==> juniper <==
==> flow/design.v <==
`timescale 1ns/1ps
  module sbox(
    input [63:0] x0, x1, x2, x3, x4,
    output [63:0] sl0, sl1, sl2, sl3, sl4
    );
            assign sl0 = (x4 & x1) ^ x3 ^ (x2 & x1) ^ x2 ^ (x1 & x0) ^ x1 ^ x0;      
            assign sl1 = x4 ^ (x3 & x2) ^ (x3 & x1) ^ x3 ^ x2 ^ x1 ^ x0 ^ (x2 & x1);
            assign sl2 = (x4 & x3) ^ x4 ^ x2 ^ x1 ^ 64'hffffffffffffffff;               
            assign sl3 = (x4 & x0) ^ (x3 & x0) ^ x4 ^ x3 ^ x2 ^x1 ^ x0;                 
            assign sl4 = (x4 & x1) ^ x4 ^ x3 ^ (x1 & x0) ^ x1;                          
        endmodule
`timescale 1ns / 1ps
module linear_sub(
        input [63:0] x0, x1, x2, x3, x4,
    output [63:0] o0, o1, o2, o3, o4
    );
    assign o0 = x0 ^ ((x0 >> 19) | ((x0 & (1<<19)-1) << (64-19))) ^ ((x0 >> 28) | ((x0 & (1<<28)-1) << (64-28)));
    assign o1 = x1 ^ ((x1 >> 61) | ((x1 & (1<<61)-1) << (64-61))) ^ ((x1 >> 39) | ((x1 & (1<<39)-1) << (64-39)));
    assign o2 = x2 ^ ((x2 >> 1)  | ((x2 & (1<<1)-1) << (64-1)))   ^ ((x2 >> 6)  | ((x2 & (1<<6)-1)  << (64-6)));
    assign o3 = x3 ^ ((x3 >> 10) | ((x3 & (1<<10)-1) << (64-10))) ^ ((x3 >> 17) | ((x3 & (1<<17)-1) << (64-17)));
    assign o4 = x4 ^ ((x4 >> 7)  | ((x4 & (1<<7)-1) << (64-7)))   ^ ((x4 >> 41) | ((x4 & (1<<41)-1) << (64-41)));
endmodule
module RND_Const(
    input  [63:0] x2_in,
    input  [3:0]  rnd,
    input [3:0] rnds,
    output [63:0] x2_out
);
reg [63:0] out_buf;
reg [7:0] rc;
assign x2_out = out_buf;
always @(*) begin
    if(rnds==6)
        rc = 8'h96 - rnd*8'h0F;
    else if(rnds==8)
        rc = 8'hB4 - rnd*8'h0F;
    else
        rc = 8'hF0 - rnd*8'h0F;
    out_buf = x2_in ^ {56'd0, rc};
end
endmodule
`timescale 1ns / 1ps
module Perm(
    input clk,
    input [319:0] S,
    input start,
    input [3:0]rnd_type,
    output reg finish,
    output reg [319:0] S_out
    );
    wire [63:0] x0,x1,x2,x3,x4;
    reg [63:0] x0_t,x1_t,x2_t,x3_t,x4_t;
    reg [3:0] rnd_total,rnd_no;
    always@(posedge clk)begin
    if(start==1)begin
    {x0_t,x1_t,x2_t,x3_t,x4_t}<=S;
    rnd_total<=rnd_type;
    rnd_no<=0;
    finish<=0;
    end
    else if(start!=1 && rnd_no<rnd_total) begin
    x0_t <= x0;
    x1_t <= x1;
    x2_t <= x2;
    x3_t <= x3;
    x4_t <= x4;
    rnd_no<=rnd_no+1;
    end
    else if(rnd_no==rnd_total)begin
    finish<=1;
    S_out<={x0_t,x1_t,x2_t,x3_t,x4_t};
    end
    end
    wire [63:0]a1;
    RND_Const  L1(.rnds(rnd_total),.x2_in(x2_t),.rnd(rnd_no),.x2_out(a1));
    wire [63:0] b0,b1,b2,b3,b4;
    sbox L2(.x0(x0_t),.x1(x1_t),.x2(a1),.x3(x3_t),.x4(x4_t),
            .sl0(b0),.sl1(b1),.sl2(b2),.sl3(b3),.sl4(b4));
    linear_sub L3(.x0(b0),.x1(b1),.x2(b2),.x3(b3),.x4(b4),
            .o0(x0),.o1(x1),.o2(x2),.o3(x3),.o4(x4));
 endmodule           
`timescale 1ns / 1ps
module initialization(
    input [127:0]key,
    input [127:0]nonce,
    input clk,
    input rst,
    input start,
    output reg finish,
    output reg [319:0] state
 );
   reg [319:0]S;
   wire[319:0] perm_out;
   reg [2:0]layer;
   reg perm_start;
   wire perm_done;
   localparam [63:0] IV= 64'h00001000808c0001;
   localparam [3:0] rnd= 4'd12;
   localparam Idle=2'd0;
   localparam Permu=2'd1;
   localparam key_xor =2'd2;
   localparam done =2'd3;
   always@(posedge clk)begin
   if(rst) begin
   layer<= Idle;
   perm_start<=0;
   finish<=0;
   end
   else begin
   case(layer)
       Idle: begin
       if(start) begin
       finish<=0;
       S<={IV,key,nonce};
       perm_start <=1'b1;
       layer<=Permu;
       end
       end
       Permu: begin
       perm_start<=0;
       if(perm_done && !perm_start)begin
       layer<=key_xor;
       S<=perm_out;
       end
       end
       key_xor:begin
       S<=S^{192'b0,key};
       layer<=done;
       end
       done: begin
       state<=S;
       finish<=1;
       layer<=Idle;
       end
       endcase
       end
       end
       Perm P(.clk(clk),.S(S),.start(perm_start),.rnd_type(rnd),.finish(perm_done),.S_out(perm_out));
endmodule
==> flow/run.sh <==
#!/bin/bash
# the make line also repeats each setting of config.mk as NAME=value (left out here)
make -C /OpenROAD-flow-scripts/flow DESIGN_CONFIG=/design/flow/config.mk WORK_HOME=/design/flow/orfs CLKGATE_MAP_FILE= finish
==> flow/config.mk <==
export PLATFORM = sky130hd
export DESIGN_NAME = initialization
export DESIGN_NICKNAME = initialization
export VERILOG_FILES = /design/flow/design.v
export SDC_FILE = /design/flow/constraint.sdc
export NUM_CORES = 4
export LEC_CHECK = 0
export CAP_MARGIN = 20
export CORE_MARGIN = 2
export CORE_UTILIZATION = 70
export CTS_CLUSTER_DIAMETER = 356
export CTS_CLUSTER_SIZE = 20
export SETUP_SLACK_MARGIN = 0.87
export SLEW_MARGIN = 20
export TNS_END_PERCENT = 70
==> flow/constraint.sdc <==
create_clock -name core_clock -period 3.23 [get_ports {clk}]
set_input_delay 0.6460 -clock core_clock [delete_from_list [all_inputs] [get_ports {clk}]]
set_output_delay 0.6460 -clock core_clock [all_outputs]
set_load 0.01 [all_outputs]
==> quartz: changes against juniper <==
- CORE_UTILIZATION: 70 -> 29
- CTS_CLUSTER_DIAMETER: 356 -> default
- CTS_CLUSTER_SIZE: 20 -> default
- SETUP_SLACK_MARGIN: 0.87 -> default
- TNS_END_PERCENT: 70 -> default
==> flow/constraint.sdc (replaced) <==
create_clock -name core_clock -period 6.1 [get_ports {clk}]
set_input_delay 1.2200 -clock core_clock [delete_from_list [all_inputs] [get_ports {clk}]]
set_output_delay 1.2200 -clock core_clock [all_outputs]
set_load 0.01 [all_outputs]
==> results <==
Hold Path End: quartz state[193]; juniper state[269]
Placed Instance Area: quartz 71,300 sq um; juniper 71,100 sq um
Wire per inst: quartz 30.9 microns; juniper 35.8 microns
Fraction of area in registers: quartz 50.7%; juniper 50.9%
Multi-input gate share of total cell area: quartz 29.4%; juniper 32.0%
Met2 routing resource usage after global routing: quartz 33.5%; juniper 74.9%
Tally of non-filler cells in the final layout: quartz 8,070; juniper 6,530
Reg-to-reg critical path endpoint: quartz P.x0_t[49]; juniper P.x2_t[63]
Worst rel slew slack: quartz 10.2%; juniper 28.8%
Number of cells traversed by the worst register-to-register path: quartz 12; juniper 13
Nets@finish: quartz 5,403; juniper 5,626
Area used by multi-input combinational logic: quartz 22,400 sq um; juniper 24,300 sq um
Met2 wirelength from detailed routing: quartz 109 mm; juniper 104 mm
Status: quartz no timing/DRC/antenna violations; juniper failed layout checks
Reasons for failing layout checks: quartz -; juniper negative setup slack
Routed met1 length: quartz 107 mm; juniper 70.8 mm
Wire length of the first global-routing pass: quartz 332 mm; juniper 310 mm
